==> inputs of job 7711 <==
Design cpu_top_pipeline, start of the top module:
module cpu_top_pipeline (
    input wire clk,
    input wire rst,
    output wire [7:0]  imem_addr,
    input  wire [15:0] imem_data,
    output wire [7:0]  dmem_addr,
    output wire [15:0] dmem_wdata,
    output wire        dmem_we,
    input  wire [15:0] dmem_rdata,
    output wire        halted
);
clock: 3.0 ns
lec_check: 0
cap_margin: 20
cell_pad_in_sites_detail_placement: 0
cell_pad_in_sites_global_placement: 3
core_margin: 9
core_utilization: 16
cts_cluster_diameter: 99
cts_cluster_size: 94
gpl_routability_driven: 0
place_density_lb_addon: 0.16
slew_margin: 20
tns_end_percent: 45
run.sh (not shown) runs the stock make flow with config.mk's settings and CLKGATE_MAP_FILE=.
==> job 4842 (differences from job 7711) <==
- ABC_AREA: not set -> 1
- CAP_MARGIN: 20 -> 0
- CELL_PAD_IN_SITES_DETAIL_PLACEMENT: 0 -> not set
- CELL_PAD_IN_SITES_GLOBAL_PLACEMENT: 3 -> not set
- CORE_ASPECT_RATIO: not set -> 1.05
- CORE_MARGIN: 9 -> 2
- CORE_UTILIZATION: 16 -> 71
- CTS_CLUSTER_DIAMETER: 99 -> not set
- CTS_CLUSTER_SIZE: 94 -> 14
- GPL_ROUTABILITY_DRIVEN: 0 -> 1
- MAX_ROUTING_LAYER: not set -> met5
- PLACE_DENSITY_LB_ADDON: 0.16 -> 0.27
- SLEW_MARGIN: 20 -> 40
- TNS_END_PERCENT: 45 -> not set
==> flow/constraint.sdc (replaced) <==
create_clock -name core_clock -period 3.22 [get_ports {clk}]
set_input_delay 0.6440 -clock core_clock [delete_from_list [all_inputs] [get_ports {clk}]]
set_output_delay 0.6440 -clock core_clock [all_outputs]
set_load 0.01 [all_outputs]
==> job 1472 (differences from job 7711) <==
- CELL_PAD_IN_SITES_DETAIL_PLACEMENT: 0 -> not set
- CELL_PAD_IN_SITES_GLOBAL_PLACEMENT: 3 -> not set
- CORE_MARGIN: 9 -> 2
- CORE_UTILIZATION: 16 -> 71
- CTS_CLUSTER_DIAMETER: 99 -> 370
- CTS_CLUSTER_SIZE: 94 -> 30
- GPL_ROUTABILITY_DRIVEN: 0 -> not set
- PLACE_DENSITY: not set -> 0.78
- PLACE_DENSITY_LB_ADDON: 0.16 -> not set
- SETUP_SLACK_MARGIN: not set -> -0.08
- TNS_END_PERCENT: 45 -> not set
==> flow/constraint.sdc (replaced) <==
create_clock -name core_clock -period 2.61 [get_ports {clk}]
set_input_delay 0.5220 -clock core_clock [delete_from_list [all_inputs] [get_ports {clk}]]
set_output_delay 0.5220 -clock core_clock [all_outputs]
set_load 0.01 [all_outputs]
==> job 3901 (differences from job 7711) <==
- CELL_PAD_IN_SITES_DETAIL_PLACEMENT: 0 -> not set
- CELL_PAD_IN_SITES_GLOBAL_PLACEMENT: 3 -> not set
- CORE_MARGIN: 9 -> 2
- CORE_UTILIZATION: 16 -> 45
- CTS_CLUSTER_DIAMETER: 99 -> not set
- CTS_CLUSTER_SIZE: 94 -> not set
- GPL_ROUTABILITY_DRIVEN: 0 -> not set
- PLACE_DENSITY: not set -> 0.6
- PLACE_DENSITY_LB_ADDON: 0.16 -> not set
- TNS_END_PERCENT: 45 -> not set
==> flow/constraint.sdc (replaced) <==
create_clock -name core_clock -period 5.31 [get_ports {clk}]
set_input_delay 1.0620 -clock core_clock [delete_from_list [all_inputs] [get_ports {clk}]]
set_output_delay 1.0620 -clock core_clock [all_outputs]
set_load 0.01 [all_outputs]
==> job_summary.md <==
## Implementation flow summary

| Metric | Value |
|---|---|
| Core ar. | `0.0349 mm²` |
| Detail Placement HPWL | `roughly 63 mm` |
| Halt Stage | `5_1_grt` |
| H-tree Lvls | `2` |
| Post-CTS Setup Bufs | `31` |
| Syn avg cell area | `7.62 µm²` |
| And+or+nand+nor area frac | `0.234` |
| DIE AREA | `between 0.03 and 0.04 mm²` |
| Stop Error | `[ERROR GRT-0232] Routing congestion too high. Check the congestion heatmap in the GUI.` |
| Post_cts resized | `200` |
| Multiplexer share | `0.00572` |
| Synth Area in Compound Gates | `0.150` |
| Status | `did not finish` |
| Total CTS buffers | `47` |
# the run above: job 4842

==> job_summary.md <==
### Flow metrics

| Metric | Value |
|---|---|
| Synth Area in Compound Gates | `0.234` |
| Final setup viols | `17` |
| Detail Placement HPWL | `77.9 mm` |
| Core ar. | `0.146 mm²` |
| Worst Slack Setup Final | `-1.89 ns` |
| Status | `failed layout checks` |
| SO Faults | `setup timing` |
# the run above: job 7711

==> job_summary.md <==
### Flow metrics

| Metric | Value |
|---|---|
| DIE AREA | `0.0541 mm²` |
| Post_cts resized | `0` |
| Status | `complete, no violations` |
| Detail Placement HPWL | `~54 mm` |
| Post-CTS Setup Bufs | `0` |
| Syn avg cell area | `9.39 µm²` |
| And+or+nand+nor area frac | `0.146` |
| H-tree Lvls | `2` |
# the run above: job 3901

==> job_summary.md <==
### Flow metrics

| Metric | Value |
|---|---|
| Syn avg cell area | `9.39 µm²` |
| Multiplexer share | `0.0212` |
| Core ar. | `approximately 0.033 mm²` |
| Status | `failed layout checks` |
| And+or+nand+nor area frac | `0.146` |
| Post-CTS Setup Bufs | `17` |
| SO Faults | `setup timing` |
| H-tree Lvls | `1` |
| DIE AREA | `roughly 0.035 mm²` |
| CP Max Fanout | `4` |
| Worst Slack Setup Final | `-2.20 ns` |
| Final setup viols | `27` |
# the run above: job 1472


========
==> run E: inputs <==
cpu_top_pipeline again, from the RTL that the note above started with.
Design cpu_top_pipeline, start of the top module:
module cpu_top_pipeline (
    input wire clk,
    input wire rst,
    output wire [7:0]  imem_addr,
    input  wire [15:0] imem_data,
    output wire [7:0]  dmem_addr,
    output wire [15:0] dmem_wdata,
    output wire        dmem_we,
    input  wire [15:0] dmem_rdata,
    output wire        halted
);
    wire [15:0] if_pc, if_instr;
    wire if_stall, if_flush;
    wire [15:0] id_pc, id_instr;
    wire [3:0] id_opcode, id_rd, id_rs1, id_rs2;
    wire [15:0] id_rs1_data, id_rs2_data, id_imm;
    wire id_reg_write, id_alu_src, id_mem_read, id_mem_write, id_mem_to_reg;
    wire id_branch, id_branch_ne, id_jump;
    wire [3:0] id_alu_op;
    wire id_halt, id_pc_write;
    wire [15:0] ex1_pc, ex1_rs1_data, ex1_rs2_data, ex1_imm;
    wire [3:0] ex1_rd, ex1_rs1, ex1_rs2, ex1_alu_op;
    wire ex1_reg_write, ex1_alu_src, ex1_mem_read, ex1_mem_write, ex1_mem_to_reg;
    wire ex1_branch, ex1_branch_ne;
    wire [15:0] ex1_alu_result, ex1_branch_target;
  ...
Settings: LEC_CHECK=0, ABC_AREA=1, CAP_MARGIN=35, CELL_PAD_IN_SITES_GLOBAL_PLACEMENT=2, CORE_MARGIN=5, CORE_UTILIZATION=17, CTS_CLUSTER_DIAMETER=258, MIN_ROUTING_LAYER=met1, SETUP_SLACK_MARGIN=0.92, SLEW_MARGIN=10; clock period 4.78 ns.
==> inputs of run X, as changes to run E <==
Settings changed: ABC_AREA 1 to default, CAP_MARGIN 35 to 20, CELL_PAD_IN_SITES_DETAIL_PLACEMENT from default to 1, CELL_PAD_IN_SITES_GLOBAL_PLACEMENT 2 to 3, CORE_MARGIN 5 to 9, CORE_UTILIZATION 17 to 28, CTS_CLUSTER_DIAMETER 258 to 99, GPL_ROUTABILITY_DRIVEN from default to 0, MIN_ROUTING_LAYER met1 to default, PLACE_DENSITY_LB_ADDON from default to 0.16, SETUP_SLACK_MARGIN 0.92 to default, SLEW_MARGIN 10 to 20.
==> flow/constraint.sdc (replaced) <==
create_clock -name core_clock -period 5.5 [get_ports {clk}]
set_input_delay 1.1000 -clock core_clock [delete_from_list [all_inputs] [get_ports {clk}]]
set_output_delay 1.1000 -clock core_clock [all_outputs]
set_load 0.01 [all_outputs]
==> comparison <==
- Of run E and run X, run E has the higher clock skew (gap 0.0063 ns).
- Cell count: run X is smaller than run E (32%).
- In run E the global-route usage is lower than in run X, by 7.0 points.
- In flip-flop count, run X and run E do not differ.
- Die size: run E is larger than run X (65%).
- Of run X and run E, run E has the higher register-to-register slack (gap 0.63 ns).
- Synthesized cell count: run E is larger than run X (about 30%).
- Against run E, the clock-buffer cell count of run X is lower by 7.
- Of run X and run E, run E has the higher critical path depth (gap 5).
